==> inputs of v13 <==
// ntt_16point
module ntt_16point(
    input wire clk,
    input wire rst,
    input wire start,
    input wire [111:0] data_in,
    output reg done,
    output reg [6:0] result_0,
    output reg [6:0] result_1,
    output reg [6:0] result_2,
    output reg [6:0] result_3,
    output reg [6:0] result_4,
    output reg [6:0] result_5,
    output reg [6:0] result_6,
    output reg [6:0] result_7,
    output reg [6:0] result_8,
    output reg [6:0] result_9,
    output reg [6:0] result_10,
    output reg [6:0] result_11,
    output reg [6:0] result_12,
    output reg [6:0] result_13,
    output reg [6:0] result_14,
    output reg [6:0] result_15
);
    localparam Q = 97;
    wire [6:0] omega [0:15];
    wire [6:0] input_data [0:15];
    reg [6:0] data [0:15];
    reg [3:0] stage;
    reg [4:0] i;
    reg computing;
    reg [3:0] m, k, j;
    reg [6:0] t, u, tw;
    reg [4:0] twiddle_idx;
    assign omega[0] = 1;
    assign omega[1] = 27;
    assign omega[2] = 50;
    assign omega[3] = 41;
    assign omega[4] = 96;
    assign omega[5] = 70;
    assign omega[6] = 47;
    assign omega[7] = 56;
    assign omega[8] = 1;
    assign omega[9] = 27;
    assign omega[10] = 50;
    assign omega[11] = 41;
    assign omega[12] = 96;
    assign omega[13] = 70;
    assign omega[14] = 47;
    assign omega[15] = 56;
    genvar gk;
    generate
        for (gk = 0; gk < 16; gk = gk + 1) begin : g_in
            assign input_data[gk] = data_in[7*gk +: 7];
        end
    endgenerate
    function [6:0] mod_mult;
        input [6:0] a;
        input [6:0] b;
        reg [13:0] temp;
        begin
            temp = a * b;
            mod_mult = temp % Q;
        end
    endfunction
    function [6:0] mod_add;
        input [6:0] a;
        input [6:0] b;
        reg [7:0] temp;
        begin
            temp = a + b;
            if (temp >= Q)
                mod_add = temp - Q;
            else
  ...
Settings: LEC_CHECK=0, CAP_MARGIN=20, CORE_MARGIN=2, CORE_UTILIZATION=59, CTS_CLUSTER_DIAMETER=247, CTS_CLUSTER_SIZE=53, SLEW_MARGIN=20, TNS_END_PERCENT=80; clock period 3.95 ns.
run.sh (not shown) runs the stock make flow with config.mk's settings and CLKGATE_MAP_FILE=.
==> v23: changes against v13 <==
- ABC_AREA: unset -> 1
- CAP_MARGIN: 20 -> 40
- CELL_PAD_IN_SITES_DETAIL_PLACEMENT: unset -> 0
- CORE_UTILIZATION: 59 -> 72
- CTS_CLUSTER_DIAMETER: 247 -> 346
- CTS_CLUSTER_SIZE: 53 -> 15
- GPL_ROUTABILITY_DRIVEN: unset -> 1
- HOLD_SLACK_MARGIN: unset -> 0.3
- PLACE_DENSITY_LB_ADDON: unset -> 0.01
- SETUP_SLACK_MARGIN: unset -> 2.87
- SLEW_MARGIN: 20 -> 0
- TNS_END_PERCENT: 80 -> unset
==> flow/constraint.sdc (replaced) <==
create_clock -name core_clock -period 10.1 [get_ports {clk}]
set_input_delay 2.0200 -clock core_clock [delete_from_list [all_inputs] [get_ports {clk}]]
set_output_delay 2.0200 -clock core_clock [all_outputs]
set_load 0.01 [all_outputs]
==> v3: changes against v13 <==
- ABC_AREA: unset -> 1
- CAP_MARGIN: 20 -> 25
- CORE_UTILIZATION: 59 -> 16
- CTS_CLUSTER_DIAMETER: 247 -> unset
- CTS_CLUSTER_SIZE: 53 -> 15
- HOLD_SLACK_MARGIN: unset -> -0.03
- SETUP_SLACK_MARGIN: unset -> 2.36
- TNS_END_PERCENT: 80 -> unset
==> flow/constraint.sdc (replaced) <==
create_clock -name core_clock -period 16.0 [get_ports {clk}]
set_input_delay 3.2000 -clock core_clock [delete_from_list [all_inputs] [get_ports {clk}]]
set_output_delay 3.2000 -clock core_clock [all_outputs]
set_load 0.01 [all_outputs]
==> Changelog: implementation <==
### Changed

- Placed cell area: 21,380 sq um
- Dominant kind of combinational cell: simple AND/OR/NAND/NOR gates
- Cell types occupying the most area after synthesis: sky130_fd_sc_hd__edfxtp_1 39%, sky130_fd_sc_hd__nand2_1 8.6%, sky130_fd_sc_hd__o21ai_0 6.9%, sky130_fd_sc_hd__inv_1 5.8%, sky130_fd_sc_hd__ha_1 5.1%
- Xor and xnor fraction of the mapped netlist area: 2.661%
- Outcome: timing/DRC/antenna clean
- Core area: 105,600 sq um
- Floorplan core density: 16.17%
- Die Footprint: 109,300 sq um
- Post-CTS setup buffer count: 103
- Fraction of the mapped netlist area in compound gates: 15.80%
The numbers above come from v3.

==> Changelog: implementation <==
## Flow update

- Die Footprint: 24,950 sq um
- Fraction of the mapped netlist area in compound gates: 15.80%
- Number of synthesized flops with an enable pin: 224
- Cell types occupying the most area after synthesis: sky130_fd_sc_hd__edfxtp_1 39%, sky130_fd_sc_hd__nand2_1 8.6%, sky130_fd_sc_hd__o21ai_0 6.9%, sky130_fd_sc_hd__inv_1 5.8%, sky130_fd_sc_hd__ha_1 5.1%
- First error message: [ERROR DPL-0033] detailed placement checks failed during check placement.
- Xor and xnor fraction of the mapped netlist area: 2.661%
- Outcome: did not finish
- Core area: 23,400 sq um
- Step where the flow halted: detailed placement (3_5_place_dp)
The numbers above come from v23.

==> Changelog: implementation <==
## Flow update

- Outcome: did not finish
- Step where the flow halted: global routing (5_1_grt)
- First error message: [ERROR GRT-0232] Routing congestion too high. Check the congestion heatmap in the GUI.
- Cell types occupying the most area after synthesis: sky130_fd_sc_hd__edfxtp_1 40%, sky130_fd_sc_hd__mux4_2 8.4%, sky130_fd_sc_hd__nand2_1 5.5%, sky130_fd_sc_hd__ha_1 5.2%, sky130_fd_sc_hd__o21ai_0 3.4%
- Core area: 28,010 sq um
- Placed cell area: 23,740 sq um
- Floorplan core density: 60.40%
The numbers above come from v13.

